`flow/config.mk`:
```
export PLATFORM = sky130hd
export DESIGN_NAME = can_node
export DESIGN_NICKNAME = can_node
export VERILOG_FILES = /design/flow/design.v
export SDC_FILE = /design/flow/constraint.sdc
export NUM_CORES = 4
export LEC_CHECK = 0
export CAP_MARGIN = 20
export CELL_PAD_IN_SITES_DETAIL_PLACEMENT = 0
export CORE_ASPECT_RATIO = 1.06
export CORE_MARGIN = 2
export CORE_UTILIZATION = 37
export MAX_ROUTING_LAYER = met4
export MIN_ROUTING_LAYER = met2
export PLACE_DENSITY = 0.83
export SLEW_MARGIN = 5
export TNS_END_PERCENT = 25
```
`flow/design.v`:
```
`timescale 1ns / 1ps
module CAN_TX(
        input wire clk,
        input wire rst,
        input wire sig,  
        output reg can_tx, output reg rst_n,
        output reg led,
        output reg [14:0] crc_reg,          
        output reg [3:0] dlc,               
        output reg [10:0] id,
        output reg [3:0] current_state,
        output reg [15:0]bit_counter ,
        output reg [63:0] data,
        output reg send_frame, sending_frame,idle      
    );
parameter IDLE = 0, SOF = 1, ID_STATE = 2, RTR = 3, IDE = 4, R0 = 5, DLC_STATE = 6, 
          DATA_STATE = 7, CRC_STATE = 8, DEL1 = 9, ACK_STATE = 10, DEL2 = 11, EOF_STATE = 12;
          parameter DEBOUNCE_MAX = 100000;  
          reg [16:0] debounce_counter;
          reg btn1_stable;
          reg btn1_last;
always @(posedge clk) begin
              if (sig != btn1_last) begin
                  debounce_counter <= DEBOUNCE_MAX;
              end else if (debounce_counter > 0) begin
                  debounce_counter <= debounce_counter - 1;
              end else begin
                  btn1_stable <= sig;
              end
              btn1_last <= sig;  
          end
wire SOF_BIT = 1'b0;
reg [3:0] next_state;
always @(posedge clk)
begin
  if (rst) begin
        rst_n <= 1'b0;
        led <= 1'b0;
        data <= 64'b0;
        id <= 11'b0;
        send_frame <= 1'b0;
        dlc <= 4'b0;
  end
  else if (sig) begin
        rst_n <= 1'b1;
        data <= 64'hAABBCCDDEEFF0001;
        id <= 11'b10000000001;
        send_frame <= 1'b1;
         led <= 1'b1;
        dlc[3:0] <=4'b1000;
    end        
    else begin
        rst_n <= 1'b0;
         led <= 1'b0;
        data <= 64'b0;  
        send_frame <= 1'b0;
     end   
end 
always @ (posedge clk) begin: STATE_MEMORY
    if (rst)
        current_state <= IDLE;
    else if (!send_frame)
        current_state <= IDLE;
    else if (send_frame)
        current_state <= next_state;
end	
always @(*) 
begin: NEXT_STATE_LOGIC
    case (current_state)
        IDLE: 
                next_state = SOF;
        SOF: 
            if (send_frame && !idle)
                next_state = ID_STATE;
            else 
                next_state = SOF;
        ID_STATE: 
            if (sending_frame && bit_counter == 11)begin 
                next_state = RTR; 
                end
            else 
                next_state = ID_STATE;
        RTR: 
            if (sending_frame) 
                next_state = IDE; 
            else 
                next_state = RTR;
        IDE: 
            if (sending_frame) 
                next_state = R0; 
            else 
                next_state = IDE;
        R0:
            if (sending_frame) 
                next_state = DLC_STATE; 
            else 
                next_state = R0;
        DLC_STATE: 
            if (sending_frame && bit_counter == 4) 
                next_state = DATA_STATE; 
            else 
                next_state = DLC_STATE;
        DATA_STATE: 
            if (sending_frame && bit_counter == (dlc * 8)) 
                next_state = CRC_STATE; 
            else 
                next_state = DATA_STATE;
        CRC_STATE: 
            if (sending_frame && bit_counter == 15) 
                next_state = DEL1; 
            else 
                next_state = CRC_STATE;
        DEL1:
            if (sending_frame) 
                next_state = ACK_STATE; 
            else 
                next_state = DEL1;        
        ACK_STATE: 
            if (sending_frame) 
                next_state = DEL2; 
            else 
                next_state = ACK_STATE;
        DEL2:
            if (sending_frame) 
                next_state = EOF_STATE; 
            else 
                next_state = DEL2;
        EOF_STATE: 
            if (sending_frame && bit_counter == 6) begin
                next_state = IDLE; 
                end
            else 
                next_state = EOF_STATE;
        default: 
            next_state = IDLE;
    endcase
end	
always @ (posedge clk) 
begin: OUTPUT_LOGIC
    if (rst) begin
        can_tx <= 1'b1;
        sending_frame <= 1'b0;
        bit_counter <= 0;
        crc_reg <= 15'b0;
        idle <= 1'b1;
    end else if (!rst_n) begin
        can_tx <= 1'b1;          
        sending_frame <= 1'b0;
        bit_counter <= 0;
        crc_reg <= 15'b0;
    end else begin
        case (current_state)
            IDLE: 
                if (send_frame && !sending_frame && idle) begin
                    sending_frame <= 1'b1;
                    idle<=1'b0;
                    can_tx <= SOF_BIT;    
                     end else begin
                        can_tx <= 1'b1;        
                end
            SOF: begin 
               can_tx <= id[10 - bit_counter];
               bit_counter <= bit_counter + 1;
            end
            ID_STATE: 
              begin
                can_tx <= id[10 - bit_counter];   
                bit_counter <= bit_counter + 1;
                if (bit_counter == 11) begin
                    can_tx <= 1'b0;
                    bit_counter <= 0;
                end        
              end
            RTR: 
              begin
                    can_tx <= 1'b0;
            end
            IDE: 
            begin
                can_tx <= 1'b0;   
            end
            R0:
              begin
                can_tx <= dlc[3 - bit_counter];
                 bit_counter <= bit_counter + 1;
            end
            DLC_STATE:
               begin
                can_tx <= dlc[3 - bit_counter];   
                bit_counter <= bit_counter + 1;
                if (bit_counter == 4) begin
                    bit_counter <= 1;
                    can_tx <= data[63];
                end  
            end
            DATA_STATE:  
              begin
                can_tx <= (bit_counter <= 63) ? data[63-bit_counter] : 1'b0;   
                bit_counter <= bit_counter + 1;
                if (bit_counter == (dlc * 8))
                    bit_counter <= 0;
            end
            CRC_STATE: 
            begin
                bit_counter <= bit_counter + 1;
                if (bit_counter == 15)
                    bit_counter <= 0;
            end
            DEL1:  
             begin
                can_tx <= 1'b1; 
            end
            ACK_STATE: 
                can_tx <= 1'b1;   
            DEL2:
            begin
                can_tx <= 1'b1;  
            end
            EOF_STATE:  
            begin
                can_tx <= 1'b1;   
                bit_counter <= bit_counter + 1;
                if (bit_counter == 6) begin
                    bit_counter <= 0;
                    sending_frame <= 0;
                    idle <=1'b1;
                end
            end
            default:
            can_tx <=1;
        endcase
  end  
end
function [14:0] nextCRC;
    input new_bit;
    input [14:0] crc_in;
    begin
        nextCRC[14] = crc_in[13] ^ new_bit;
        nextCRC[13] = crc_in[12] ^ crc_in[14] ^ new_bit;
        nextCRC[12] = crc_in[11];
        nextCRC[11] = crc_in[10] ^ crc_in[14] ^ new_bit;
        nextCRC[10] = crc_in[9];
        nextCRC[9]  = crc_in[8]  ^ crc_in[14] ^ new_bit;
        nextCRC[8]  = crc_in[7];
        nextCRC[7]  = crc_in[6];
        nextCRC[6]  = crc_in[5]  ^ crc_in[14] ^ new_bit;
        nextCRC[5]  = crc_in[4];
        nextCRC[4]  = crc_in[3]  ^ crc_in[14] ^ new_bit;
        nextCRC[3]  = crc_in[2];
        nextCRC[2]  = crc_in[1];
        nextCRC[1]  = crc_in[0]  ^ crc_in[14] ^ new_bit;
        nextCRC[0]  = new_bit;
    end
endfunction
endmodule
`timescale 1ns / 1ps
module CAN_RX (
    input wire clk,
    input wire rst,
    input wire can_rx_buf, 
    output reg SOF_detected,
    output reg receiving_frame,
    output reg can_rx,
    output reg [10:0] id_rx,     
    output reg [3:0] dlc_rx,     
    output reg [63:0] crc_rx,
    output reg [63:0] data_rx,   
    output reg [3:0] current_state,
    output reg [31:0] state_ascii,
    output reg red,
    output reg green,
    output reg blue,
    output reg debug_led,
    output reg [15:0]bit_counter, 
    output reg frame_valid  
);
    reg [14:0] crc_reg;
    reg rtr;
    reg r0;
    reg sof;
    reg [4:0] next_state;
    reg rst_n;
    parameter IDLE = 0, SOF = 1, ID_STATE = 2, RTR = 3, IDE = 4, R0 = 5, DLC_STATE = 6, 
              DATA_STATE = 7, CRC_STATE = 8, DEL1 = 9, ACK_STATE = 10, DEL2=11, EOF_STATE = 12;
    reg [3:0] data_length;
always @(*) begin
        case (current_state)
            IDLE:       state_ascii = "IDLE";  
            SOF:        state_ascii = "SOF ";  
            ID_STATE:   state_ascii = "ID  ";  
            RTR:        state_ascii = "RTR ";  
            IDE:        state_ascii = "IDE ";  
            R0:         state_ascii = "R0  ";  
            DLC_STATE:  state_ascii = "DLC ";  
            DATA_STATE: state_ascii = "DATA";  
            CRC_STATE:  state_ascii = "CRC ";  
            DEL1:       state_ascii = "DEL1";  
            ACK_STATE:  state_ascii = "ACK ";  
            DEL2:       state_ascii = "DEL2";  
            EOF_STATE:  state_ascii = "EOF ";  
            default:    state_ascii = "UNK ";  
        endcase
    end
always @(posedge clk)
begin   
    if (rst) begin
    SOF_detected <= 0;
    receiving_frame <= 0;
    end
    else begin
    if (current_state == IDLE && !can_rx && !SOF_detected)begin
    SOF_detected <=1;
    receiving_frame <= 1'b1;
    end
    else begin
    if (current_state != IDLE && SOF_detected)
    SOF_detected <=1;
    end
    if (current_state == EOF_STATE && bit_counter==6 && SOF_detected)
    SOF_detected <=0;
    end
end    
always @(posedge clk)
begin   
    if (rst) begin
        current_state <= IDLE;
    end
    else if (receiving_frame) begin       
        current_state <= next_state;
    end        
    else begin
        current_state <= IDLE;
     end
end      
    always @(*) begin
        can_rx = can_rx_buf; 
    end
    always @(*)
    begin: NEXT_STATE_LOGIC
        case (current_state)
            IDLE: 
                if (SOF_detected)
                    next_state = ID_STATE; 
                else 
                    next_state = IDLE;
            SOF: 
                if (bit_counter == 1) 
                    next_state = ID_STATE; 
                else 
                    next_state = SOF;
            ID_STATE: 
                if (frame_valid && bit_counter == 10) 
                    next_state = RTR; 
                else 
                    next_state = ID_STATE;
            RTR: 
                if (frame_valid)
                    next_state = IDE; 
                else 
                    next_state = RTR;
            IDE: 
                if (frame_valid) 
                    next_state = R0; 
                else 
                    next_state = IDE;
            R0:
                if (frame_valid) 
                    next_state = DLC_STATE; 
                else 
                    next_state = R0;
            DLC_STATE: 
                if (frame_valid && bit_counter == 3) 
                    next_state = DATA_STATE; 
                else 
                    next_state = DLC_STATE;
            DATA_STATE: 
                if (frame_valid && bit_counter == (data_length * 8)) 
                    next_state = CRC_STATE; 
                else 
                    next_state = DATA_STATE;
            CRC_STATE: 
                if (frame_valid && bit_counter == 14) 
                    next_state = DEL1; 
                else 
                    next_state = CRC_STATE;
            DEL1: 
                if (frame_valid) 
                    next_state = ACK_STATE; 
                else 
                    next_state = DEL1;        
            ACK_STATE: 
                if (frame_valid)
                    next_state = DEL2; 
                else 
                    next_state = ACK_STATE;
            DEL2: 
                if (frame_valid) 
                    next_state = EOF_STATE; 
                else 
                    next_state = DEL2;        
            EOF_STATE: 
                if (frame_valid && bit_counter == 6) 
                    next_state = IDLE; 
                else 
                    next_state = EOF_STATE;
            default: 
                next_state = IDLE;
        endcase 
    end	
always @(posedge clk)
begin
  if (rst) begin
    frame_valid <= 1'b0;
    debug_led <= 1'b0;
    id_rx <= 11'b0;
    dlc_rx <= 4'b0;
    data_rx <= 64'b0;
    crc_rx <= 64'b0;
    bit_counter <= 0;
    red <= 1'b0;
    green <= 1'b0;
    blue <= 1'b0;
    data_length = 4'b0;
  end
  else
  case (current_state)
  IDLE: begin
             if (receiving_frame && !frame_valid) begin
                 frame_valid <= 1'b1;
                 debug_led <= 1'b0;
                 id_rx[10 - bit_counter] <= can_rx;   
                 bit_counter <= bit_counter + 1;
                end else begin
                end 
                end
  SOF: begin
                            red <= 1'b1;
                            green <= 1'b0; 
                            blue <= 1'b1;  
                   id_rx[10 - bit_counter] <= can_rx;          
                   bit_counter <= bit_counter + 1;  
                end
  ID_STATE:  begin
                    id_rx[10 - bit_counter] <= can_rx;
                    bit_counter <= bit_counter + 1;
                    if (bit_counter == 10) begin
                        bit_counter <= 0;
                    end
                end
   RTR:   begin
                end
                IDE:   begin                           
                end
                R0:   begin                        
                end
  DLC_STATE: begin 
                    case (bit_counter)
                        0: dlc_rx[3] <= can_rx;   
                        1: dlc_rx[2] <= can_rx;
                        2: dlc_rx[1] <= can_rx;
                        3: dlc_rx[0] <= can_rx;   
                    endcase
                    bit_counter <= bit_counter + 1;
                    if (bit_counter == 3) begin
                        bit_counter <= 1;
                        red <= 1'b1;
                         green <= 1'b1; 
                         blue <= 1'b0;  
                    end
                end
                DATA_STATE:  begin
                    case (dlc_rx)
                                    4'b0000: data_length = 0;        
                                    4'b0001: data_length = 1;        
                                    4'b0010: data_length = 2;       
                                    4'b0011: data_length = 3;       
                                    4'b0100: data_length = 4;       
                                    4'b0101: data_length = 5;       
                                    4'b0110: data_length = 6;       
                                    4'b0111: data_length = 7;       
                                    4'b1000: data_length = 8;       
                           default: data_length = 0;     
                     endcase
                    if (((data_length*8))-bit_counter <= 63)
                    data_rx[((data_length*8))-bit_counter] <= can_rx;
                    bit_counter <= bit_counter + 1;
                    if (bit_counter == (data_length * 8) ) begin
                        bit_counter <= 0;
                        red <= 1'b1;
                            green <= 1'b0; 
                            blue <= 1'b0;  
                    end
                end
                CRC_STATE:  begin
                    crc_rx[bit_counter] <= can_rx;
                    bit_counter <= bit_counter + 1;
                    if (bit_counter == 14) begin
                        bit_counter <= 0;
                    end
                end
                DEL1:  begin
                end
                ACK_STATE:   begin
                end
                DEL2:  begin
                   red <= 1'b1;
                   green <= 1'b0; 
                   blue <= 1'b0;  
                end
                EOF_STATE:  begin
                    if (can_rx == 1'b1)    
                    bit_counter <= bit_counter + 1;
                    if (bit_counter == 4) begin
                        id_rx <= 11'b00000000000;
                        dlc_rx <= 4'b0000;
                    end      
                    if (bit_counter == 6) begin
                        bit_counter <= 0;
                        frame_valid <= 1'b0;   
                        debug_led <= 1'b1;
                        red <= 1'b0;
                        green <= 1'b1; 
                        blue <= 1'b1;
                    end
   end
   endcase                 
end   
endmodule
module can_node (
    input  wire        clk,
    input  wire        rst,
    input  wire        tx_sig,
    output wire        tx_can_tx,
    output wire        tx_rst_n,
    output wire        tx_led,
    output wire [14:0] tx_crc_reg,
    output wire [3:0]  tx_dlc,
    output wire [10:0] tx_id,
    output wire [3:0]  tx_current_state,
    output wire [15:0] tx_bit_counter,
    output wire [63:0] tx_data,
    output wire        tx_send_frame,
    output wire        tx_sending_frame,
    output wire        tx_idle,
    input  wire        rx_can_rx_buf,
    output wire        rx_SOF_detected,
    output wire        rx_receiving_frame,
    output wire        rx_can_rx,
    output wire [10:0] rx_id_rx,
    output wire [3:0]  rx_dlc_rx,
    output wire [63:0] rx_crc_rx,
    output wire [63:0] rx_data_rx,
    output wire [3:0]  rx_current_state,
    output wire [31:0] rx_state_ascii,
    output wire        rx_red,
    output wire        rx_green,
    output wire        rx_blue,
    output wire        rx_debug_led,
    output wire [15:0] rx_bit_counter,
    output wire        rx_frame_valid
);
    CAN_TX u_tx (
        .clk(clk), .rst(rst), .sig(tx_sig),
        .can_tx(tx_can_tx), .rst_n(tx_rst_n), .led(tx_led),
        .crc_reg(tx_crc_reg), .dlc(tx_dlc), .id(tx_id),
        .current_state(tx_current_state), .bit_counter(tx_bit_counter),
        .data(tx_data), .send_frame(tx_send_frame),
        .sending_frame(tx_sending_frame), .idle(tx_idle)
    );
    CAN_RX u_rx (
        .clk(clk), .rst(rst), .can_rx_buf(rx_can_rx_buf),
        .SOF_detected(rx_SOF_detected), .receiving_frame(rx_receiving_frame),
        .can_rx(rx_can_rx), .id_rx(rx_id_rx), .dlc_rx(rx_dlc_rx),
        .crc_rx(rx_crc_rx), .data_rx(rx_data_rx),
        .current_state(rx_current_state), .state_ascii(rx_state_ascii),
        .red(rx_red), .green(rx_green), .blue(rx_blue),
        .debug_led(rx_debug_led), .bit_counter(rx_bit_counter),
        .frame_valid(rx_frame_valid)
    );
endmodule
```
`flow/run.sh`:
```
#!/bin/bash
# the make line also repeats each setting of config.mk as NAME=value (left out here)
make -C /OpenROAD-flow-scripts/flow DESIGN_CONFIG=/design/flow/config.mk WORK_HOME=/design/flow/orfs CLKGATE_MAP_FILE= finish
```
`flow/constraint.sdc`:
```
create_clock -name core_clock -period 7.75 [get_ports {clk}]
set_input_delay 1.5500 -clock core_clock [delete_from_list [all_inputs] [get_ports {clk}]]
set_output_delay 1.5500 -clock core_clock [all_outputs]
set_load 0.01 [all_outputs]
```
==> results of run 1 <==
[stage by stage]
step           cell area, um2  hold slack (ns)
6_report                16980           0.4546
5_1_grt                 16980           0.4801
3_3_place_gp            16020           0.4407
2_1_floorplan           13910           0.4478
3_5_place_dp            16020           0.4485
4_1_cts                 16940           0.4567
[metal layers]
| layer | track usage, % | vias to the layer above | part of all wire (%) |
|---|---|---|---|
| met2 | 46.25 | 5361 | 49 |
| met1 | - | 6425 | 0 |
| li1 | - | 6424 | - |
| met4 | 9.136 | 0 | 12 |
| met3 | 45.72 | 810 | 40 |
| met5 | - | - | 0 |
[area by class of cell]
cell class / instances / area share (%)
timing repair buffer: 281 / 16.39
tap: 481 / 3.545
inverter: 40 / 0.8845
multi-input combinational: 1380 / 47.35
clock inverter: 15 / 1.002
sequential: 224 / 26.42
clock buffer: 33 / 4.408
==> impl_metrics.json, run 1 <==
{
  "status": "finished clean",
  "combPwrFrac_pct": 17.9,
  "common_cells": "241 x nand2_1, 224 x dfxtp_1, 163 x nor2_1, 153 x a21oi_1, 139 x nand3_1",
  "rsz0062_at_grt": "no",
  "gp_congestion": 1.038,
  "logic_family": "simple AND/OR/NAND/NOR gates",
  "top_cell": "nand2_1",
  "ant_nets": 0,
  "maxPowerGroup": "clock",
  "register_area_mm2": 0.004484,
  "adder_share_pct": 2.642,
  "rr_endpoint": "u_rx.data_rx[54]",
  "cts.sinks": 224,
  "compound_area_share_pct": 17.80,
  "reg2reg_depth": 16,
  "start_kind": "flop",
  "holdCritPathClass": "flop to flop",
  "tns_ns": 0,
  "syn_area_mm2": 0.01368,
  "ctsHtreeMaxLevel": 1,
  "seqPwrFrac_pct": 38.4,
  "cts_tree": "done",
  "rrSetupSlack_ns": 2.02,
  "crit_top_cell": "ha_1",
  "powerDensity_mw_per_mm2": 179.9,
  "power_clock_uw": 1340,
  "report.power.total_uw": 3055,
  "core_area_mm2": 0.03649,
  "postCtsSetupBuffers": 0,
  "synthCells": 1796,
  "timing.fmax_mhz": 174.4,
  "placementRows": 72,
  "grt_pass1_vias": 19268,
  "slew_headroom_pct": 24.65,
  "top_area_share_pct": 32.77,
  "nets": 1985,
  "power_frac_clock_pct": 43.8,
  "endpoint": "u_rx.data_rx[54]",
  "via_per_inst": 7.751,
  "fin_util_pct": 46.53,
  "numSynthFlops": 224,
  "cts.path.max_buffers": 3,
  "path_delay_family": "simple AND/OR/NAND/NOR gates",
  "async_flop_share_pct": 0,
  "port_buffers": 263,
  "clock_latency_ns": 0.55,
  "routed_wl_um": 48830,
  "postSynthSeqShare_pct": 32.77,
  "syn_area_per_cell_um2": 7.619,
  "crit_slowest_cell": "dfxtp_1",
  "ir_drop_uv": 171.4,
  "grt_max_degree": 113,
  "finalHoldViolCount": 0,
  "p_leak_uw": 0.006167,
  "period_minus_slack_ns": 5.733,
  "place_inst": 2405,
  "finalClockPeriodUsage_pct": 73.97,
  "worst_pin_slew_ns": 1.123,
  "io_pins": 327,
  "tool_warnings": 45,
  "hp-start": "u_rx.crc_rx[25]",
  "fillCellCount": 3524,
  "cts_buffers": 26,
  "hold_depth": 2,
  "dp_hpwl_um": 32740,
  "routedWlPerCell_um": 19.90,
  "dieWidth_um": 190.8,
  "crit_path_end_kind": "flop",
  "syn_to_final_growth_pct": 24.05,
  "pre_cts_slack_ns": 2.262,
  "area_leaders": "dfxtp_1 33%, nand2_1 6.6%, buf_4 5.9%, a21oi_1 5.6%, nand3_1 5.1%",
  "track_usage_pct": 38.23,
  "yosysUniqueCellTypes": 90,
  "sw_frac_of_total_pct": 31.78,
  "finalClockSkew_ns": 0.009883,
  "drc": 0,
  "drv_cap": 0,
  "crit_required_ns": 8.14,
  "path_clk_slew_ns": 0.07,
  "edf_count": 0,
  "synthMuxAreaShare_pct": 3.054,
  "power.switching_uw": 970.9,
  "cp_data_arrival_time_ns": 6.12,
  "die_h_um": 202,
  "path_class": "flop to flop",
  "final_cells": 2454,
  "hold_end": "u_rx.crc_rx[25]",
  "cts_hold_buf": 0,
  "fin_ws_ns": 2.017,
  "ff_type": "dfxtp_1",
  "powerComb_uw": 545,
  "ys_warn_count": 2,
  "antenna_found_initial": 0,
  "cts_resized": 0,
  "cp.depth": 16,
  "cpPeakStageDelay_ns": 0.92,
  "firstDrtPassIters": 22,
  "grt_pass1_wl_um": 74660,
  "grt_overflow": 0,
  "die_area_mm2": 0.03854,
  "first_iter_violations": 4986,
  "final_max_slew_viol_count": 0,
  "fp-utilization_pct": 37.51,
  "finalSetupViolations": 0,
  "top_area_cell": "dfxtp_1",
  "seq-power_uw": 1170,
  "startpoint": "u_rx.bit_counter[0]",
  "ys_cells": 1796,
  "worst-path-buf-inv": 2,
  "synth-xor-area-share_pct": 5.303,
  "path_max_fanout": 24,
  "yosys_area_mm2": 0.01368,
  "regToRegStartpoint": "u_rx.bit_counter[0]",
  "intPower_uw": 2084,
  "logic_area_mm2": 0.008038,
  "path_cells": "inv_1 -> ha_1 -> nor2b_1 -> maj3_2 -> xnor2_1 -> nand2_1 -> or4b_1 -> nor3_1 -> o211a_1 -> ha_1 -> nor4bb_1 -> a32oi_1 -> buf_4 -> or2_1 -> o41ai_1 -> a21oi_1",
  "vias": 19020,
  "antennaDiodeCount": 0,
  "root_buffer": "clkbuf_16",
  "ys_sh_simple_pct": 28.15
}
==> run 2, diff against run 1 <==
Settings changed: CAP_MARGIN 20 to 0, CELL_PAD_IN_SITES_DETAIL_PLACEMENT 0 to unset, CORE_ASPECT_RATIO 1.06 to 0.5, CORE_UTILIZATION 37 to 69, CTS_CLUSTER_DIAMETER set to 337, CTS_CLUSTER_SIZE set to 95, MAX_ROUTING_LAYER met4 to unset, MIN_ROUTING_LAYER met2 to unset, PLACE_DENSITY 0.83 to 0.36, SLEW_MARGIN 5 to 20, TNS_END_PERCENT 25 to 10.
Clock period 7.75 ns to 2.74 ns, I/O delays scaled along.
==> impl_metrics.json, run 2 <==
{
  "syn_area_mm2": 0.01368,
  "die_h_um": 103.6,
  "synthCells": 1796,
  "syn_area_per_cell_um2": 7.619,
  "die_area_mm2": 0.02104,
  "stop_error": "[ERROR DPL-0033] detailed placement checks failed during check placement.",
  "area_leaders": "dfxtp_1 33%, nand2_1 6.6%, buf_4 5.9%, a21oi_1 5.6%, nand3_1 5.1%",
  "dp_hpwl_um": 39730,
  "placementRows": 36,
  "numSynthFlops": 224,
  "postSynthSeqShare_pct": 32.77,
  "ys_cells": 1796,
  "yosys_area_mm2": 0.01368,
  "placed_area_mm2": 0.01812,
  "synthMuxAreaShare_pct": 3.054,
  "place_inst": 2482,
  "top_area_share_pct": 32.77,
  "async_flop_share_pct": 0,
  "ff_type": "dfxtp_1",
  "common_cells": "241 x nand2_1, 224 x dfxtp_1, 163 x nor2_1, 153 x a21oi_1, 139 x nand3_1",
  "adder_share_pct": 2.642,
  "compound_area_share_pct": 17.80,
  "io_pins": 327,
  "top_area_cell": "dfxtp_1",
  "top_cell": "nand2_1",
  "gp_congestion": 1.040,
  "ys_warn_count": 2,
  "fp-utilization_pct": 70.33,
  "synth-xor-area-share_pct": 5.303,
  "dieWidth_um": 203.2,
  "port_buffers": 263,
  "status": "did not finish",
  "lastStage": "clock tree synthesis",
  "logic_family": "simple AND/OR/NAND/NOR gates",
  "core_area_mm2": 0.01946,
  "edf_count": 0,
  "yosysUniqueCellTypes": 90,
  "ys_sh_simple_pct": 28.15
}
==> run 2: metrics by stage <==
stage	setup WS [ns]	TNS, ns	utilization, %	hold WS [ns]
after detailed placement	-2.028	-177.97	93.15	0.4475
after global placement	-1.494	-128.46	93.15	0.4420
after floorplan	-1.595	-146.26	-	0.4478
==> run 3, diff against run 2 <==
Settings changed: CAP_MARGIN 0 to 20, CORE_ASPECT_RATIO 0.5 to unset, CORE_UTILIZATION 69 to 72, CTS_CLUSTER_DIAMETER 337 to 362, CTS_CLUSTER_SIZE 95 to 42, PLACE_DENSITY 0.36 to 0.67, SETUP_SLACK_MARGIN set to 1.09, TNS_END_PERCENT 10 to unset.
Clock period 2.74 ns to 4.57 ns, I/O delays scaled along.
==> impl_metrics.json, run 3 <==
{
  "ys_sh_simple_pct": 28.15,
  "ff_type": "dfxtp_1",
  "logic_family": "simple AND/OR/NAND/NOR gates",
  "placementRows": 50,
  "io_pins": 327,
  "edf_count": 0,
  "cts.sinks": 224,
  "top_area_share_pct": 32.77,
  "ys_cells": 1796,
  "compound_area_share_pct": 17.80,
  "dieWidth_um": 141.9,
  "status": "did not finish",
  "gp_congestion": 1.088,
  "die_area_mm2": 0.02012,
  "die_h_um": 141.9,
  "root_buffer": "clkbuf_16",
  "top_cell": "nand2_1",
  "grt_overflow": 62,
  "yosysUniqueCellTypes": 90,
  "synthMuxAreaShare_pct": 3.054,
  "lastStage": "global routing",
  "fp-utilization_pct": 73.16,
  "top_area_cell": "dfxtp_1",
  "yosys_area_mm2": 0.01368,
  "dp_hpwl_um": 31600,
  "common_cells": "241 x nand2_1, 224 x dfxtp_1, 163 x nor2_1, 153 x a21oi_1, 139 x nand3_1",
  "track_usage_pct": 78.27,
  "numSynthFlops": 224,
  "core_area_mm2": 0.01871,
  "synthCells": 1796,
  "placed_area_mm2": 0.01619,
  "syn_area_mm2": 0.01368,
  "place_inst": 2189,
  "ctsHtreeMaxLevel": 1,
  "async_flop_share_pct": 0,
  "ys_warn_count": 2,
  "area_leaders": "dfxtp_1 33%, nand2_1 6.6%, buf_4 5.9%, a21oi_1 5.6%, nand3_1 5.1%",
  "postSynthSeqShare_pct": 32.77,
  "pre_cts_slack_ns": -0.001117,
  "stop_error": "[ERROR GRT-0232] Routing congestion too high. Check the congestion heatmap in the GUI.",
  "port_buffers": 263,
  "cts_buffers": 9,
  "cts.path.max_buffers": 3,
  "adder_share_pct": 2.642,
  "syn_area_per_cell_um2": 7.619,
  "synth-xor-area-share_pct": 5.303
}
## run 3: timing repair
item | in CTS
buffers inserted | 45
endpoints found under the setup margin | 99
pin swaps | 56
resized | 115
hold endpoints to repair | 0
gates cloned | 3
hold buffers | 0
## run 3: per-layer routing
layer	overflow	global-route usage [%]
met5	0	25.81
met4	30	79.53
met3	4	63.96
met2	28	94.86
met1	0	77.42
## run 3: metrics by stage
stage | power, uW | hold WS [ns] | utilization, %
4_1_cts | 4051 | 0.4687 | 92.85
3_5_place_dp | 2938 | 0.4500 | 86.53
3_3_place_gp | 2912 | 0.4410 | 86.53
2_1_floorplan | 2754 | 0.4478 | -
==> run 4, diff against run 3 <==
Settings changed: CAP_MARGIN 20 to 35, CELL_PAD_IN_SITES_DETAIL_PLACEMENT set to 2, CELL_PAD_IN_SITES_GLOBAL_PLACEMENT set to 1, CORE_MARGIN 2 to 4, CORE_UTILIZATION 72 to 61, CTS_CLUSTER_DIAMETER 362 to unset, CTS_CLUSTER_SIZE 42 to unset, PLACE_DENSITY 0.67 to 0.36, SETUP_SLACK_MARGIN 1.09 to unset, TNS_END_PERCENT set to 55.
Clock period 4.57 ns to 10.1 ns, I/O delays scaled along.
==> impl_metrics.json, run 4 <==
{
  "lastStage": "global placement",
  "die_h_um": 157.8,
  "io_pins": 327,
  "async_flop_share_pct": 0,
  "ys_warn_count": 2,
  "synth-xor-area-share_pct": 5.303,
  "stop_error": "[ERROR GPL-0301] Utilization 106.398 % exceeds 100%.",
  "area_leaders": "dfxtp_1 33%, nand2_1 6.6%, buf_4 5.9%, a21oi_1 5.6%, nand3_1 5.1%",
  "yosys_area_mm2": 0.01368,
  "postSynthSeqShare_pct": 32.77,
  "edf_count": 0,
  "core_area_mm2": 0.02196,
  "top_area_cell": "dfxtp_1",
  "ys_cells": 1796,
  "top_cell": "nand2_1",
  "logic_family": "simple AND/OR/NAND/NOR gates",
  "placementRows": 54,
  "compound_area_share_pct": 17.80,
  "adder_share_pct": 2.642,
  "ys_sh_simple_pct": 28.15,
  "dieWidth_um": 157.8,
  "yosysUniqueCellTypes": 90,
  "numSynthFlops": 224,
  "fp-utilization_pct": 62.32,
  "synthMuxAreaShare_pct": 3.054,
  "top_area_share_pct": 32.77,
  "ff_type": "dfxtp_1",
  "die_area_mm2": 0.02489,
  "syn_area_mm2": 0.01368,
  "synthCells": 1796,
  "status": "did not finish",
  "syn_area_per_cell_um2": 7.619,
  "common_cells": "241 x nand2_1, 224 x dfxtp_1, 163 x nor2_1, 153 x a21oi_1, 139 x nand3_1"
}
==> run 5, diff against run 4 <==
Settings changed: CAP_MARGIN 35 to 20, CELL_PAD_IN_SITES_DETAIL_PLACEMENT 2 to unset, CELL_PAD_IN_SITES_GLOBAL_PLACEMENT 1 to unset, CORE_MARGIN 4 to 2, CORE_UTILIZATION 61 to 65, CTS_CLUSTER_SIZE set to 95, TNS_END_PERCENT 55 to unset.
Clock period 10.1 ns to 3.2 ns, I/O delays scaled along.
==> impl_metrics.json, run 5 <==
{
  "status": "did not finish",
  "lastStage": "global routing",
  "stop_error": "[ERROR DPL-0038] Utilization greater than 100%, impossible to legalize",
  "syn_area_mm2": 0.01368,
  "top_area_cell": "dfxtp_1",
  "numSynthFlops": 224,
  "ys_sh_simple_pct": 28.15,
  "area_leaders": "dfxtp_1 33%, nand2_1 6.6%, buf_4 5.9%, a21oi_1 5.6%, nand3_1 5.1%",
  "dp_hpwl_um": 32610,
  "compound_area_share_pct": 17.80,
  "dieWidth_um": 149.1,
  "cts.path.max_buffers": 3,
  "adder_share_pct": 2.642,
  "synthMuxAreaShare_pct": 3.054,
  "cts_hold_buf": 0,
  "postSynthSeqShare_pct": 32.77,
  "ys_warn_count": 2,
  "cts.sinks": 224,
  "common_cells": "241 x nand2_1, 224 x dfxtp_1, 163 x nor2_1, 153 x a21oi_1, 139 x nand3_1",
  "root_buffer": "clkbuf_16",
  "ys_cells": 1796,
  "io_pins": 327,
  "edf_count": 0,
  "cts_buffers": 24,
  "synthCells": 1796,
  "die_area_mm2": 0.02223,
  "synth-xor-area-share_pct": 5.303,
  "syn_area_per_cell_um2": 7.619,
  "ff_type": "dfxtp_1",
  "core_area_mm2": 0.02082,
  "fp-utilization_pct": 65.72,
  "die_h_um": 149.1,
  "placed_area_mm2": 0.01788,
  "placementRows": 53,
  "gp_congestion": 0.9264,
  "port_buffers": 263,
  "top_cell": "nand2_1",
  "logic_family": "simple AND/OR/NAND/NOR gates",
  "ctsHtreeMaxLevel": 1,
  "top_area_share_pct": 32.77,
  "async_flop_share_pct": 0,
  "yosysUniqueCellTypes": 90,
  "yosys_area_mm2": 0.01368,
  "pre_cts_slack_ns": -1.247
}
[run 5: through the flow]
stage | util (%) | std cells
after floorplan | - | 1857
after detailed placement | 85.86 | 2438
after CTS | 93.28 | 2496
after global placement | 85.86 | 2438
[run 5: timing repair]
action,CTS
gates cloned,2
pin swaps,46
resized,138
setup endpoints to repair,152
buffers inserted,14
==> run 6, diff against run 5 <==
Settings changed: CORE_UTILIZATION 65 to 40, CTS_CLUSTER_SIZE 95 to unset, PLACE_DENSITY 0.36 to unset.
Clock period 3.2 ns to 5.19 ns, I/O delays scaled along.
==> impl_metrics.json, run 6 <==
{
  "core_area_mm2": 0.03362,
  "finalClockSkew_ns": 0.02996,
  "rsz0062_at_grt": "no",
  "clock_latency_ns": 0.57,
  "status": "finished clean",
  "ant_nets": 0,
  "tns_ns": 0,
  "final_max_slew_viol_count": 0,
  "ff_type": "dfxtp_1",
  "path_clk_slew_ns": 0.06,
  "first_iter_violations": 975,
  "nets": 2010,
  "sw_frac_of_total_pct": 31.02,
  "worst-path-buf-inv": 0,
  "start_kind": "flop",
  "placementRows": 67,
  "crit_slowest_cell": "or4_1",
  "die_h_um": 189.0,
  "antenna_found_initial": 0,
  "power_clock_uw": 1740,
  "syn_area_mm2": 0.01368,
  "root_buffer": "clkbuf_16",
  "finalSetupViolations": 0,
  "grt_pass1_vias": 12620,
  "grt_pass1_wl_um": 70550,
  "common_cells": "241 x nand2_1, 224 x dfxtp_1, 163 x nor2_1, 153 x a21oi_1, 139 x nand3_1",
  "pre_cts_slack_ns": 0.1907,
  "postCtsSetupBuffers": 0,
  "firstDrtPassIters": 5,
  "syn_to_final_growth_pct": 24.19,
  "ctsHtreeMaxLevel": 1,
  "fp-utilization_pct": 40.71,
  "intPower_uw": 2948,
  "routed_wl_um": 45220,
  "gp_congestion": 0.9394,
  "via_per_inst": 5.542,
  "synth-xor-area-share_pct": 5.303,
  "path_delay_family": "simple AND/OR/NAND/NOR gates",
  "logic_family": "simple AND/OR/NAND/NOR gates",
  "cts_buffers": 27,
  "startpoint": "u_rx.dlc_rx[3]",
  "numSynthFlops": 224,
  "ys_warn_count": 2,
  "vias": 13533,
  "ys_sh_simple_pct": 28.15,
  "hold_depth": 2,
  "tool_warnings": 44,
  "cts.path.max_buffers": 3,
  "holdCritPathClass": "flop to flop",
  "rrSetupSlack_ns": 0.28,
  "timing.fmax_mhz": 203.5,
  "crit_path_end_kind": "flop",
  "rr_endpoint": "u_rx.data_rx[3]",
  "grt_overflow": 0,
  "maxPowerGroup": "registers",
  "fillCellCount": 3285,
  "syn_area_per_cell_um2": 7.619,
  "path_max_fanout": 10,
  "power.switching_uw": 1326,
  "cp_data_arrival_time_ns": 5.34,
  "cts_resized": 0,
  "cts.sinks": 224,
  "async_flop_share_pct": 0,
  "reg2reg_depth": 14,
  "cpPeakStageDelay_ns": 0.86,
  "hp-start": "u_rx.crc_rx[39]",
  "finalHoldViolCount": 0,
  "period_minus_slack_ns": 4.913,
  "die_area_mm2": 0.03571,
  "worst_pin_slew_ns": 0.9433,
  "drv_cap": 0,
  "top_area_share_pct": 32.77,
  "dp_hpwl_um": 32820,
  "finalClockPeriodUsage_pct": 94.67,
  "antennaDiodeCount": 0,
  "area_leaders": "dfxtp_1 33%, nand2_1 6.6%, buf_4 5.9%, a21oi_1 5.6%, nand3_1 5.1%",
  "power_frac_clock_pct": 40.8,
  "powerDensity_mw_per_mm2": 251.5,
  "port_buffers": 263,
  "grt_max_degree": 67,
  "top_cell": "nand2_1",
  "slew_headroom_pct": 36.73,
  "synthCells": 1796,
  "regToRegStartpoint": "u_rx.dlc_rx[3]",
  "yosysUniqueCellTypes": 90,
  "edf_count": 0,
  "crit_required_ns": 5.62,
  "path_cells": "nor4b_2 -> ha_1 -> a21oi_1 -> o221ai_1 -> nor3_4 -> or4b_1 -> nor3_1 -> o211a_1 -> ha_1 -> nor4bb_1 -> a32oi_2 -> or4_1 -> o21ai_2 -> a21oi_1",
  "yosys_area_mm2": 0.01368,
  "compound_area_share_pct": 17.80,
  "combPwrFrac_pct": 18.5,
  "cp.depth": 14,
  "io_pins": 327,
  "hold_end": "u_rx.crc_rx[39]",
  "path_class": "flop to flop",
  "holdWs_ns": 0.4548,
  "synthMuxAreaShare_pct": 3.054,
  "track_usage_pct": 24.25,
  "routedWlPerCell_um": 18.52,
  "adder_share_pct": 2.642,
  "endpoint": "u_rx.data_rx[3]",
  "cts_tree": "done",
  "cts_hold_buf": 0,
  "powerComb_uw": 790,
  "drc": 0,
  "dieWidth_um": 189.0,
  "p_leak_uw": 0.006242,
  "ys_cells": 1796,
  "postSynthSeqShare_pct": 32.77,
  "fin_ws_ns": 0.2769,
  "placed_area_mm2": 0.01617,
  "top_area_cell": "dfxtp_1",
  "ir_drop_uv": 252.7,
  "seqPwrFrac_pct": 40.7,
  "fin_area_mm2": 0.01700,
  "seq-power_uw": 1740
}
-- run 6: final cells by class --
type	instances	area (um2)	share of cell area (%)
multi-input combinational	1380	8061	47.43
sequential	224	4484	26.39
timing repair buffer	305	2943	17.32
clock buffer	39	750.7	4.417
tap	448	560.5	3.298
inverter	40	150.1	0.8835
clock inverter	6	45.04	0.2650
-- run 6: stage by stage --
stage	total power, uW	std cells	utilization (%)
floorplan	2376	1857	-
global placement	2546	2397	48.11
detailed placement	2551	2397	48.11
CTS	4309	2442	50.48
global route	4476	2442	50.56
finish	4274	2442	50.56
-- run 6: layer usage --
metal  vias up  global-route usage (%)  part of all wire [%]
li1       6528                       -                     -
met1      6360                   32.11                    43
met2       564                   40.17                    46
met3        81                   4.708                   8.3
met4         0                   6.761                   2.6
met5         -                       0                     0
==> run 7, diff against run 6 <==
Settings changed: ABC_AREA set to 0, CAP_MARGIN 20 to 15, CELL_PAD_IN_SITES_GLOBAL_PLACEMENT set to 2, CORE_MARGIN 2 to 3, CORE_UTILIZATION 40 to 56, CTS_CLUSTER_DIAMETER set to 339, HOLD_SLACK_MARGIN set to -0.1, MAX_ROUTING_LAYER set to met4, SLEW_MARGIN 20 to 30, TNS_END_PERCENT set to 35.
Clock period 5.19 ns to 2.71 ns, I/O delays scaled along.
==> impl_metrics.json, run 7 <==
{
  "status": "did not finish",
  "lastStage": "global placement without I/O",
  "stop_error": "[ERROR GPL-0301] Utilization 114.223 % exceeds 100%.",
  "logic_family": "simple AND/OR/NAND/NOR gates",
  "ff_type": "dfxtp_1",
  "area_leaders": "dfxtp_1 33%, nand2_1 6.6%, buf_4 5.9%, a21oi_1 5.6%, nand3_1 5.1%",
  "yosysUniqueCellTypes": 90,
  "postSynthSeqShare_pct": 32.77,
  "die_h_um": 162.3,
  "ys_sh_simple_pct": 28.15,
  "async_flop_share_pct": 0,
  "ys_warn_count": 2,
  "fp-utilization_pct": 57.61,
  "top_area_cell": "dfxtp_1",
  "synthCells": 1796,
  "placementRows": 56,
  "top_area_share_pct": 32.77,
  "edf_count": 0,
  "syn_area_per_cell_um2": 7.619,
  "synth-xor-area-share_pct": 5.303,
  "adder_share_pct": 2.642,
  "synthMuxAreaShare_pct": 3.054,
  "die_area_mm2": 0.02635,
  "numSynthFlops": 224,
  "yosys_area_mm2": 0.01368,
  "dieWidth_um": 162.3,
  "common_cells": "241 x nand2_1, 224 x dfxtp_1, 163 x nor2_1, 153 x a21oi_1, 139 x nand3_1",
  "compound_area_share_pct": 17.80,
  "ys_cells": 1796,
  "syn_area_mm2": 0.01368,
  "top_cell": "nand2_1",
  "core_area_mm2": 0.02375
}
==> run 8, diff against run 7 <==
Settings changed: ABC_AREA 0 to 1, CAP_MARGIN 15 to 20, CELL_PAD_IN_SITES_GLOBAL_PLACEMENT 2 to unset, CORE_MARGIN 3 to 2, CORE_UTILIZATION 56 to 62, CTS_CLUSTER_DIAMETER 339 to unset, HOLD_SLACK_MARGIN -0.1 to unset, MAX_ROUTING_LAYER met4 to unset, SLEW_MARGIN 30 to 20, TNS_END_PERCENT 35 to unset.
Clock period 2.71 ns to 5.82 ns, I/O delays scaled along.
==> impl_metrics.json, run 8 <==
{
  "status": "finished clean",
  "cpPeakStageDelay_ns": 0.79,
  "syn_area_mm2": 0.01496,
  "ys_sh_simple_pct": 39.86,
  "grt_max_degree": 91,
  "track_usage_pct": 35.85,
  "regToRegStartpoint": "u_rx.bit_counter[0]",
  "edf_count": 0,
  "grt_util_met1_pct": 45.86,
  "seqPwrFrac_pct": 30.5,
  "antennaDiodeCount": 0,
  "firstDrtPassIters": 6,
  "worst-path-buf-inv": 5,
  "sw_frac_of_total_pct": 41.03,
  "common_cells": "518 x nand2_1, 335 x nor2_1, 265 x inv_1, 224 x dfxtp_1, 203 x nand3_1",
  "path_cells": "inv_2 -> ha_1 -> inv_2 -> nor2_2 -> nor2_1 -> nor2_1 -> inv_1 -> nor2_1 -> inv_1 -> nand2_1 -> nand2_1 -> inv_2 -> nor2_1 -> nand2_1 -> nor2_1 -> nand2_1 -> a21oi_1",
  "timing.fmax_mhz": 192.2,
  "syn_to_final_growth_pct": 21.16,
  "syn_area_per_cell_um2": 6.314,
  "power_frac_clock_pct": 33.5,
  "pre_cts_slack_ns": 0.9700,
  "path_max_fanout": 27,
  "grt.busiest_layer": "met2",
  "drc": 0,
  "startpoint": "u_rx.bit_counter[0]",
  "endpoint": "u_rx.data_rx[30]",
  "holdWs_ns": 0.4437,
  "first_iter_violations": 1740,
  "cts.sinks": 224,
  "yosysUniqueCellTypes": 65,
  "hold_end": "u_rx.data_rx[56]",
  "core_area_mm2": 0.02361,
  "path_class": "flop to flop",
  "power.switching_uw": 2158,
  "grt_pass1_vias": 15084,
  "io_pins": 327,
  "slew_headroom_pct": 31.17,
  "ant_nets": 0,
  "seq-power_uw": 1600,
  "ctsHtreeMaxLevel": 1,
  "dp_hpwl_um": 34540,
  "routedWlPerCell_um": 16.69,
  "tool_warnings": 46,
  "die_area_mm2": 0.02538,
  "final_cells": 2882,
  "ys_warn_count": 2,
  "antenna_found_initial": 0,
  "numSynthFlops": 224,
  "ff_type": "dfxtp_1",
  "cts.path.max_buffers": 3,
  "final_max_slew_viol_count": 0,
  "holdCritPathClass": "flop to flop",
  "area_leaders": "dfxtp_1 30%, nand2_1 13%, nor2_1 8.4%, nand3_1 6.8%, inv_1 6.6%",
  "rsz0062_at_grt": "no",
  "vias": 16641,
  "worst_pin_slew_ns": 1.032,
  "finalHoldViolCount": 0,
  "start_kind": "flop",
  "postCtsSetupBuffers": 0,
  "maxPowerGroup": "combinational cells",
  "ir_drop_uv": 213.2,
  "crit_required_ns": 6.28,
  "adder_share_pct": 2.342,
  "placementRows": 56,
  "powerComb_uw": 1890,
  "cts_resized": 0,
  "finalClockSkew_ns": 0.01930,
  "intPower_uw": 3101,
  "combPwrFrac_pct": 36.0,
  "top_cell": "nand2_1",
  "hp-start": "u_rx.data_rx[56]",
  "period_minus_slack_ns": 5.202,
  "reg2reg_depth": 17,
  "path_delay_family": "simple AND/OR/NAND/NOR gates",
  "routed_wl_um": 48090,
  "power_clock_uw": 1760,
  "yosys_area_mm2": 0.01496,
  "report.power.total_uw": 5259,
  "nets": 2578,
  "cp.depth": 17,
  "synthCells": 2369,
  "compound_area_share_pct": 10.46,
  "fp-utilization_pct": 63.35,
  "finalClockPeriodUsage_pct": 89.38,
  "crit_slowest_cell": "nor2_1",
  "cts_hold_buf": 0,
  "top_area_cell": "dfxtp_1",
  "logic_family": "simple AND/OR/NAND/NOR gates",
  "cts_buffers": 25,
  "top_area_share_pct": 29.98,
  "postSynthSeqShare_pct": 29.98,
  "hold_depth": 2,
  "via_per_inst": 5.774,
  "gp_congestion": 1.000,
  "ys_cells": 2369,
  "p_leak_uw": 0.007828,
  "tns_ns": 0,
  "path_clk_slew_ns": 0.07,
  "root_buffer": "clkbuf_16",
  "cp_data_arrival_time_ns": 5.66,
  "clock_latency_ns": 0.55,
  "met3_usage_pct": 6.929,
  "drv_cap": 0,
  "rr_endpoint": "u_rx.data_rx[30]",
  "grt_pass1_wl_um": 76390,
  "async_flop_share_pct": 0,
  "crit_path_end_kind": "flop",
  "fin_ws_ns": 0.6183,
  "synth-xor-area-share_pct": 2.376,
  "die_h_um": 159.3,
  "port_buffers": 263,
  "grt_overflow": 0,
  "place_inst": 2838,
  "cts_tree": "done",
  "crit_top_cell": "nor2_1",
  "dieWidth_um": 159.3,
  "finalSetupViolations": 0,
  "synthMuxAreaShare_pct": 0,
  "grt_use_met2_pct": 59.49,
  "rrSetupSlack_ns": 0.62,
  "powerDensity_mw_per_mm2": 290.2
}
==> run 8: cell type report <==
| cell class | count | area (um2) |
|---|---|---|
| fill | 1836 | 5489 |
| clock inverter | 10 | 202.7 |
| sequential | 224 | 4486 |
| clock buffer | 34 | 709.4 |
| multi-input combinational | 1722 | 8479 |
| timing repair buffer | 278 | 2738 |
| tap | 319 | 399.1 |
| inverter | 295 | 1110 |
==> run 8: per-stage QoR <==
step	area [um2]	util, %
after floorplan	15190	-
after global placement	17210	72.89
after detailed placement	17210	72.89
after CTS	18120	76.75
after global routing	18120	76.75
final	18120	76.75
==> run 8: routing by layer <==
metal | share of wire, % | vias to the layer above
met5 | 0 | -
li1 | - | 7929
met1 | 39 | 7579
met3 | 10 | 156
met2 | 46 | 977
met4 | 4.4 | 0
==> run 9, diff against run 8 <==
Settings changed: ABC_AREA 1 to 0, CELL_PAD_IN_SITES_GLOBAL_PLACEMENT set to 2, CORE_MARGIN 2 to 3, CORE_UTILIZATION 62 to 53, MAX_ROUTING_LAYER set to met4, SETUP_SLACK_MARGIN set to 0.32, SLEW_MARGIN 20 to 30.
Clock period 5.82 ns to 2.71 ns, I/O delays scaled along.
==> impl_metrics.json, run 9 <==
{
  "lastStage": "global placement without I/O",
  "ys_sh_simple_pct": 28.15,
  "top_cell": "nand2_1",
  "numSynthFlops": 224,
  "placementRows": 58,
  "area_leaders": "dfxtp_1 33%, nand2_1 6.6%, buf_4 5.9%, a21oi_1 5.6%, nand3_1 5.1%",
  "adder_share_pct": 2.642,
  "ys_warn_count": 2,
  "fp-utilization_pct": 54.19,
  "top_area_share_pct": 32.77,
  "top_area_cell": "dfxtp_1",
  "stop_error": "[ERROR GPL-0301] Utilization 109.012 % exceeds 100%.",
  "die_h_um": 166.7,
  "common_cells": "241 x nand2_1, 224 x dfxtp_1, 163 x nor2_1, 153 x a21oi_1, 139 x nand3_1",
  "edf_count": 0,
  "synthMuxAreaShare_pct": 3.054,
  "core_area_mm2": 0.02525,
  "compound_area_share_pct": 17.80,
  "ff_type": "dfxtp_1",
  "yosys_area_mm2": 0.01368,
  "syn_area_per_cell_um2": 7.619,
  "synth-xor-area-share_pct": 5.303,
  "async_flop_share_pct": 0,
  "postSynthSeqShare_pct": 32.77,
  "logic_family": "simple AND/OR/NAND/NOR gates",
  "yosysUniqueCellTypes": 90,
  "ys_cells": 1796,
  "status": "did not finish",
  "dieWidth_um": 166.7,
  "synthCells": 1796,
  "die_area_mm2": 0.02778,
  "syn_area_mm2": 0.01368
}
==> run 10, diff against run 9 <==
Settings changed: CORE_UTILIZATION 53 to 58, CTS_CLUSTER_DIAMETER set to 339, HOLD_SLACK_MARGIN set to -0.1, SETUP_SLACK_MARGIN 0.32 to -0.22, TNS_END_PERCENT set to 35.
Clock period 2.71 ns to 2.76 ns, I/O delays scaled along.
==> impl_metrics.json, run 10 <==
{
  "status": "did not finish",
  "lastStage": "global placement without I/O",
  "stop_error": "[ERROR GPL-0301] Utilization 118.398 % exceeds 100%.",
  "async_flop_share_pct": 0,
  "yosys_area_mm2": 0.01368,
  "syn_area_mm2": 0.01368,
  "ff_type": "dfxtp_1",
  "ys_warn_count": 2,
  "top_area_share_pct": 32.77,
  "fp-utilization_pct": 59.72,
  "edf_count": 0,
  "core_area_mm2": 0.02292,
  "synthMuxAreaShare_pct": 3.054,
  "adder_share_pct": 2.642,
  "numSynthFlops": 224,
  "ys_cells": 1796,
  "top_cell": "nand2_1",
  "yosysUniqueCellTypes": 90,
  "logic_family": "simple AND/OR/NAND/NOR gates",
  "die_h_um": 159.6,
  "compound_area_share_pct": 17.80,
  "ys_sh_simple_pct": 28.15,
  "postSynthSeqShare_pct": 32.77,
  "dieWidth_um": 159.6,
  "top_area_cell": "dfxtp_1",
  "synth-xor-area-share_pct": 5.303,
  "die_area_mm2": 0.02547,
  "syn_area_per_cell_um2": 7.619,
  "placementRows": 55,
  "synthCells": 1796,
  "common_cells": "241 x nand2_1, 224 x dfxtp_1, 163 x nor2_1, 153 x a21oi_1, 139 x nand3_1",
  "area_leaders": "dfxtp_1 33%, nand2_1 6.6%, buf_4 5.9%, a21oi_1 5.6%, nand3_1 5.1%"
}
==> run 11, diff against run 10 <==
Settings changed: ABC_AREA 0 to 1, CELL_PAD_IN_SITES_GLOBAL_PLACEMENT 2 to unset, CORE_MARGIN 3 to 2, CORE_UTILIZATION 58 to 72, CTS_CLUSTER_DIAMETER 339 to 400, CTS_CLUSTER_SIZE set to 96, HOLD_SLACK_MARGIN -0.1 to unset, MAX_ROUTING_LAYER met4 to unset, PLACE_DENSITY set to 0.42, SETUP_SLACK_MARGIN -0.22 to -0.28, SLEW_MARGIN 30 to 20, TNS_END_PERCENT 35 to unset.
Clock period 2.76 ns to 3.44 ns, I/O delays scaled along.
==> impl_metrics.json, run 11 <==
{
  "ff_type": "dfxtp_1",
  "placementRows": 52,
  "top_cell": "nand2_1",
  "die_h_um": 148.1,
  "ys_warn_count": 2,
  "lastStage": "global routing",
  "compound_area_share_pct": 10.46,
  "syn_area_mm2": 0.01496,
  "ctsHtreeMaxLevel": 1,
  "synth-xor-area-share_pct": 2.376,
  "gp_congestion": 1.116,
  "cts.sinks": 224,
  "edf_count": 0,
  "syn_area_per_cell_um2": 6.314,
  "cts.path.max_buffers": 3,
  "yosysUniqueCellTypes": 65,
  "cts_buffers": 6,
  "status": "did not finish",
  "synthCells": 2369,
  "pre_cts_slack_ns": -0.8113,
  "numSynthFlops": 224,
  "port_buffers": 263,
  "dieWidth_um": 148.1,
  "io_pins": 327,
  "logic_family": "simple AND/OR/NAND/NOR gates",
  "common_cells": "518 x nand2_1, 335 x nor2_1, 265 x inv_1, 224 x dfxtp_1, 203 x nand3_1",
  "fp-utilization_pct": 73.69,
  "yosys_area_mm2": 0.01496,
  "area_leaders": "dfxtp_1 30%, nand2_1 13%, nor2_1 8.4%, nand3_1 6.8%, inv_1 6.6%",
  "synthMuxAreaShare_pct": 0,
  "stop_error": "[ERROR DPL-0038] Utilization greater than 100%, impossible to legalize",
  "async_flop_share_pct": 0,
  "core_area_mm2": 0.02030,
  "ys_sh_simple_pct": 39.86,
  "ys_cells": 2369,
  "postSynthSeqShare_pct": 29.98,
  "top_area_share_pct": 29.98,
  "placed_area_mm2": 0.01846,
  "cts_hold_buf": 0,
  "top_area_cell": "dfxtp_1",
  "adder_share_pct": 2.342,
  "die_area_mm2": 0.02194,
  "dp_hpwl_um": 39350,
  "root_buffer": "clkbuf_16"
}
-- run 11: metrics by stage --
step	hold WS (ns)	utilization (%)	instances	power (uW)	TNS [ns]
after floorplan	0.4459	-	2430	5184	-10.82
after global placement	0.4352	90.92	2959	6400	-17.93
after detailed placement	0.4374	90.92	2959	6570	-52.49
after CTS	0.3687	93.77	2981	7962	-37.23
-- run 11: repair_timing --
action                                 4_1_cts
setup endpoints to repair                  103
gates cloned                                 0
endpoints found under the hold margin        0
resized                                     80
buffers inserted                            17
pin swaps                                   37
==> run 12, diff against run 11 <==
Settings changed: ABC_AREA 1 to unset, CAP_MARGIN 20 to 0, CORE_UTILIZATION 72 to 70, CTS_CLUSTER_DIAMETER 400 to 43, CTS_CLUSTER_SIZE 96 to unset, PLACE_DENSITY 0.42 to 0.65, SETUP_SLACK_MARGIN -0.28 to 0.66, TNS_END_PERCENT set to 5.
Clock period 3.44 ns to 4.73 ns, I/O delays scaled along.
==> impl_metrics.json, run 12 <==
{
  "grt_pass1_vias": 13743,
  "worst_pin_slew_ns": 0.9543,
  "cp_data_arrival_time_ns": 5.12,
  "rrSetupSlack_ns": -0.07,
  "start_kind": "flop",
  "ys_sh_simple_pct": 28.15,
  "cpPeakStageDelay_ns": 0.59,
  "antenna_found_initial": 1,
  "rr_endpoint": "u_rx.data_rx[28]",
  "edf_count": 0,
  "drc": 0,
  "cts.sinks": 224,
  "yosysUniqueCellTypes": 90,
  "ys_cells": 1796,
  "syn_to_final_growth_pct": 28.70,
  "drv_cap": 0,
  "compound_area_share_pct": 17.80,
  "power_frac_clock_pct": 40.9,
  "powerComb_uw": 1060,
  "crit_slowest_cell": "or4b_4",
  "sw_frac_of_total_pct": 32.68,
  "synth-xor-area-share_pct": 5.303,
  "fillCellCount": 828,
  "synthCells": 1796,
  "slew_headroom_pct": 35.71,
  "adder_share_pct": 2.642,
  "finalSetupViolations": 1,
  "dp_hpwl_um": 31560,
  "maxPowerGroup": "clock",
  "cts_tree": "done",
  "combPwrFrac_pct": 21.1,
  "area_leaders": "dfxtp_1 33%, nand2_1 6.6%, buf_4 5.9%, a21oi_1 5.6%, nand3_1 5.1%",
  "fin_util_pct": 91.09,
  "ctsHtreeMaxLevel": 1,
  "placed_area_mm2": 0.01608,
  "tool_warnings": 50,
  "finalClockSkew_ns": 0.01374,
  "ys_warn_count": 2,
  "postSynthSeqShare_pct": 32.77,
  "via_per_inst": 6.990,
  "period_minus_slack_ns": 4.796,
  "async_flop_share_pct": 0,
  "vias": 16022,
  "firstDrtPassIters": 13,
  "tns_ns": -0.06553,
  "hold_end": "u_rx.crc_rx[42]",
  "grt_pass1_wl_um": 72020,
  "ff_type": "dfxtp_1",
  "failed_checks": "negative setup slack",
  "first_iter_violations": 2534,
  "ant_nets": 0,
  "top_area_cell": "dfxtp_1",
  "fp-utilization_pct": 70.78,
  "endpoint": "u_rx.data_rx[28]",
  "yosys_area_mm2": 0.01368,
  "path_delay_family": "simple AND/OR/NAND/NOR gates",
  "worst-path-buf-inv": 2,
  "crit_top_cell": "ha_4",
  "fin_area_mm2": 0.01761,
  "logic_family": "simple AND/OR/NAND/NOR gates",
  "grt_max_degree": 116,
  "dieWidth_um": 143.8,
  "logic_area_mm2": 0.008518,
  "routed_wl_um": 52500,
  "path_cells": "inv_1 -> ha_4 -> or2_1 -> o31a_1 -> o41ai_2 -> xnor2_2 -> or4b_4 -> nor3_4 -> o211a_1 -> ha_4 -> nor4bb_1 -> a32oi_1 -> buf_4 -> or2_4 -> o41ai_1 -> a21oi_1",
  "ir_drop_uv": 331.4,
  "seqPwrFrac_pct": 37.9,
  "top_cell": "nand2_1",
  "io_pins": 327,
  "routedWlPerCell_um": 22.90,
  "path_max_fanout": 17,
  "hp-start": "u_rx.crc_rx[42]",
  "core_area_mm2": 0.01933,
  "cts_buffers": 27,
  "root_buffer": "clkbuf_16",
  "final_max_slew_viol_count": 0,
  "synthMuxAreaShare_pct": 3.054,
  "holdWs_ns": 0.4537,
  "crit_required_ns": 5.06,
  "power.switching_uw": 1647,
  "track_usage_pct": 43.35,
  "cts_hold_buf": 0,
  "status": "failed layout checks",
  "path_class": "flop to flop",
  "power_clock_uw": 2060,
  "hold_depth": 2,
  "pre_cts_slack_ns": 0.1120,
  "powerDensity_mw_per_mm2": 286.2,
  "holdCritPathClass": "flop to flop",
  "die_h_um": 143.8,
  "crit_path_end_kind": "flop",
  "register_area_mm2": 0.004512,
  "path_clk_slew_ns": 0.07,
  "seq-power_uw": 1910,
  "top_area_share_pct": 32.77,
  "cp.depth": 16,
  "fin_ws_ns": -0.06553,
  "gp_congestion": 0.9856,
  "reg2reg_depth": 16,
  "clock_latency_ns": 0.54,
  "numSynthFlops": 224,
  "intPower_uw": 3393,
  "syn_area_per_cell_um2": 7.619,
  "timing.fmax_mhz": 208.5,
  "cts.path.max_buffers": 3,
  "placementRows": 51,
  "rsz0062_at_grt": "yes",
  "common_cells": "241 x nand2_1, 224 x dfxtp_1, 163 x nor2_1, 153 x a21oi_1, 139 x nand3_1",
  "grt_overflow": 0,
  "startpoint": "u_rx.bit_counter[5]",
  "syn_area_mm2": 0.01368,
  "port_buffers": 263,
  "finalHoldViolCount": 0,
  "finalClockPeriodUsage_pct": 101.4,
  "regToRegStartpoint": "u_rx.bit_counter[5]",
  "die_area_mm2": 0.02068,
  "p_leak_uw": 0.006533,
  "nets": 2039
}
run 12: final cells by class:
cell class	count	area share, %
Multi-Input combinational cell	1380	48.37
Sequential cell	224	25.62
Timing Repair Buffer	334	18.27
Clock buffer	35	4.234
Tap cell	265	1.883
Inverter	40	0.8809
Clock inverter	13	0.7317
Antenna cell	1	0.01421
run 12: timing repair:
item,CTS,global route
gates resized,35,60
buffers inserted,7,14
cloned,0,1
setup endpoints to repair,74,76
pin swaps,10,29
run 12: stage by stage:
| step | instances | power [uW] |
|---|---|---|
| 2_1_floorplan | 1857 | 2625 |
| 3_3_place_gp | 2220 | 2765 |
| 3_5_place_dp | 2220 | 2790 |
| 4_1_cts | 2275 | 4823 |
| 5_1_grt | 2291 | 5129 |
| 6_report | 2292 | 5040 |
run 12: routing by layer:
layer	vias to the layer above	share of wire (%)	GRT usage, %	wire length, um
li1	6601	-	-	-
met1	7235	33	50.22	17110
met2	1623	45	73.06	23420
met3	563	13	9.763	6816
met4	0	9.8	26.16	5144
met5	-	0	0	0
==> run 13, diff against run 12 <==
Settings changed: ABC_AREA set to 1, CAP_MARGIN 0 to 20, CORE_UTILIZATION 70 to 72, CTS_CLUSTER_DIAMETER 43 to 225, CTS_CLUSTER_SIZE set to 22, PLACE_DENSITY 0.65 to unset, SETUP_SLACK_MARGIN 0.66 to 0.65, TNS_END_PERCENT 5 to unset.
Clock period 4.73 ns to 2.45 ns, I/O delays scaled along.
==> impl_metrics.json, run 13 <==
{
  "yosysUniqueCellTypes": 65,
  "common_cells": "518 x nand2_1, 335 x nor2_1, 265 x inv_1, 224 x dfxtp_1, 203 x nand3_1",
  "ys_cells": 2369,
  "synthMuxAreaShare_pct": 0,
  "yosys_area_mm2": 0.01496,
  "placementRows": 52,
  "async_flop_share_pct": 0,
  "postSynthSeqShare_pct": 29.98,
  "ff_type": "dfxtp_1",
  "adder_share_pct": 2.342,
  "syn_area_per_cell_um2": 6.314,
  "compound_area_share_pct": 10.46,
  "stop_error": "[ERROR DPL-0033] detailed placement checks failed during check placement.",
  "ys_sh_simple_pct": 39.86,
  "die_h_um": 148.1,
  "status": "did not finish",
  "edf_count": 0,
  "synthCells": 2369,
  "synth-xor-area-share_pct": 2.376,
  "area_leaders": "dfxtp_1 30%, nand2_1 13%, nor2_1 8.4%, nand3_1 6.8%, inv_1 6.6%",
  "top_cell": "nand2_1",
  "fp-utilization_pct": 73.69,
  "lastStage": "detailed placement",
  "io_pins": 327,
  "ys_warn_count": 2,
  "top_area_share_pct": 29.98,
  "gp_congestion": 1.211,
  "logic_family": "simple AND/OR/NAND/NOR gates",
  "core_area_mm2": 0.02030,
  "dieWidth_um": 148.1,
  "syn_area_mm2": 0.01496,
  "port_buffers": 263,
  "die_area_mm2": 0.02194,
  "top_area_cell": "dfxtp_1",
  "numSynthFlops": 224
}
run 13: through the flow:
stage | hold slack, ns | total power [uW]
after global placement | 0.4351 | 9854
after floorplan | 0.4648 | 7651
Power figures rest on the tool's default switching activity, not on a simulated workload.
